==> inputs of branch juniper <==
==> flow/design.v <==
module ALU(
    clk,
    rst_n,
    valid,
    ready,
    mode,
    in_A,
    in_B,
    out
);
    input         clk, rst_n;
    input         valid;
    input  [1:0]  mode;  
    output        ready;
    input  [31:0] in_A, in_B;
    output [63:0] out;
    parameter IDLE = 3'd0;
    parameter MUL  = 3'd1;
    parameter DIV  = 3'd2;
    parameter AND  = 3'd3;
    parameter AVG  = 3'd4;
    parameter OUT  = 3'd5;
    reg  [ 2:0] state, state_nxt;
    reg  [ 4:0] counter, counter_nxt;
    reg  [64:0] shreg, shreg_nxt;  
    reg  [31:0] alu_in, alu_in_nxt;
    reg  [32:0] alu_out;
    reg         ready_;
    assign ready = ready_;
    assign out = shreg[63:0];
    always @(*) begin
        case(state)
            IDLE: begin
                if (valid) 
                    case (mode)
                        0 : state_nxt = MUL;
                        1 : state_nxt = DIV;
                        2 : state_nxt = AND;
                        3 : state_nxt = AVG;
                    endcase
                else state_nxt = IDLE;
            end
            MUL : state_nxt = (counter != 31) ? MUL : OUT;
            DIV : state_nxt = (counter != 31) ? DIV : OUT;
            AND : state_nxt = OUT;
            AVG : state_nxt = OUT;
            OUT : state_nxt = IDLE;
            default : state_nxt = IDLE;
        endcase
    end
    always @(*) begin
        if ((state == MUL) || (state == DIV)) counter_nxt = counter + 1; 
        else                                  counter_nxt = 0;
    end
    always @(*) begin
        case(state)
            IDLE: begin
                if (valid) alu_in_nxt = in_B;
                else       alu_in_nxt = 0;
            end
            OUT : alu_in_nxt = 0;
            default: alu_in_nxt = alu_in;
        endcase
    end
    always @(*) begin
        case (state)
            MUL : begin
                if (shreg[0]) alu_out = shreg[63:32] + alu_in;
                else          alu_out = shreg[63:32];
            end
            DIV : alu_out = shreg[64:32] - {1'b0, alu_in};
            AND : alu_out = shreg[31:0] & alu_in;
            AVG : alu_out = (shreg[31:0] + alu_in) >> 1;
            default alu_out = 0;
        endcase
    end
    always @(*) begin
        case (state)
            IDLE: begin
                if (valid) begin
                    shreg_nxt = {33'b0, in_A};
                    if (state_nxt == DIV) shreg_nxt = shreg_nxt << 1;                 
                end
                else shreg_nxt = 0;
            end
            MUL : shreg_nxt = {1'b0, alu_out, shreg[31:1]};
            DIV : begin
                if (shreg[64:32] < {1'b0, alu_in}) shreg_nxt = shreg << 1;
                else                      shreg_nxt = {alu_out[31:0], shreg[31:0], 1'b1};
                if (counter == 31) shreg_nxt = {1'b0, shreg_nxt[64:33], shreg_nxt[31:0]};
            end
            AND : shreg_nxt = {32'b0, alu_out};
            AVG : shreg_nxt = {32'b0, alu_out};
            OUT : shreg_nxt = 0;
            default : shreg_nxt = 0;
        endcase
    end
    always @(posedge clk or negedge rst_n) begin
        if (!rst_n) begin
            state   <= IDLE;
            counter <= 0;
            shreg   <= 0;
            alu_in  <= 0;
            ready_  <= 0;
        end
        else begin
            state   <= state_nxt;
            counter <= counter_nxt;
            shreg   <= shreg_nxt;
            alu_in  <= alu_in_nxt;
            ready_  <= (state_nxt == OUT) ? 1 : 0;
        end
    end
endmodule
==> flow/run.sh <==
#!/bin/bash
# the make line also repeats each setting of config.mk as NAME=value (left out here)
make -C /OpenROAD-flow-scripts/flow DESIGN_CONFIG=/design/flow/config.mk WORK_HOME=/design/flow/orfs CLKGATE_MAP_FILE= finish
==> flow/config.mk <==
export PLATFORM = sky130hd
export DESIGN_NAME = ALU
export DESIGN_NICKNAME = ALU
export VERILOG_FILES = /design/flow/design.v
export SDC_FILE = /design/flow/constraint.sdc
export NUM_CORES = 4
export LEC_CHECK = 0
export CAP_MARGIN = 30
export CELL_PAD_IN_SITES_GLOBAL_PLACEMENT = 1
export CORE_MARGIN = 7
export CORE_UTILIZATION = 64
export CTS_CLUSTER_DIAMETER = 356
export CTS_CLUSTER_SIZE = 57
export GPL_TIMING_DRIVEN = 1
export MIN_ROUTING_LAYER = met1
export PLACE_DENSITY_LB_ADDON = 0.27
export SETUP_SLACK_MARGIN = -0.16
export SLEW_MARGIN = 20
==> flow/constraint.sdc <==
create_clock -name core_clock -period 2.53 [get_ports {clk}]
set_input_delay 0.5060 -clock core_clock [delete_from_list [all_inputs] [get_ports {clk}]]
set_output_delay 0.5060 -clock core_clock [all_outputs]
set_load 0.01 [all_outputs]
==> inputs of branch violet, as changes to branch juniper <==
Settings changed: CAP_MARGIN 30 to 20, CELL_PAD_IN_SITES_GLOBAL_PLACEMENT 1 to default, CORE_MARGIN 7 to 2, CORE_UTILIZATION 64 to 40, CTS_CLUSTER_DIAMETER 356 to default, CTS_CLUSTER_SIZE 57 to default, GPL_TIMING_DRIVEN 1 to default, MIN_ROUTING_LAYER met1 to default, PLACE_DENSITY_LB_ADDON 0.27 to default, SETUP_SLACK_MARGIN -0.16 to default.
==> flow/constraint.sdc (replaced) <==
create_clock -name core_clock -period 5.22 [get_ports {clk}]
set_input_delay 1.0440 -clock core_clock [delete_from_list [all_inputs] [get_ports {clk}]]
set_output_delay 1.0440 -clock core_clock [all_outputs]
set_load 0.01 [all_outputs]
==> inputs of branch harbor, as changes to branch juniper <==
Settings changed: ABC_AREA from default to 1, CAP_MARGIN 30 to 20, CORE_MARGIN 7 to 2, CORE_UTILIZATION 64 to 40, CTS_CLUSTER_DIAMETER 356 to 275, CTS_CLUSTER_SIZE 57 to default, GPL_TIMING_DRIVEN 1 to default, MAX_ROUTING_LAYER from default to met4, PLACE_DENSITY_LB_ADDON 0.27 to default, SETUP_SLACK_MARGIN -0.16 to default, SLEW_MARGIN 20 to 15.
==> flow/constraint.sdc (replaced) <==
create_clock -name core_clock -period 10.0 [get_ports {clk}]
set_input_delay 2.0000 -clock core_clock [delete_from_list [all_inputs] [get_ports {clk}]]
set_output_delay 2.0000 -clock core_clock [all_outputs]
set_load 0.01 [all_outputs]
==> comparison <==
- In branch harbor the register-to-register slack is higher than in branch violet, by 5.8 ns.
- Power: branch harbor is smaller than branch violet (49%).
- Between branch violet and branch harbor, the lower worst setup slack is in branch violet (gap 4.4 ns).
- Die area: branch juniper is smaller than branch harbor (39%).
- Via count: branch harbor is larger than branch violet (27%).
- Against branch violet, the sequential share of layout area of branch harbor is lower by 2.6 points.
- Hold slack is about the same in branch violet and branch harbor.
- In area after synthesis, branch juniper and branch violet do not differ.
- Branch juniper ended with an error in 3_1_place_gp_skip_io with FLW-0024. Branch harbor produced a clean layout. Branch violet completed with no timing, DRC or antenna violations.
- Of branch harbor and branch violet, branch violet has the higher non-clock buffer count (gap 26).
No activity file was given, so power comes from the tool's default toggle rates.
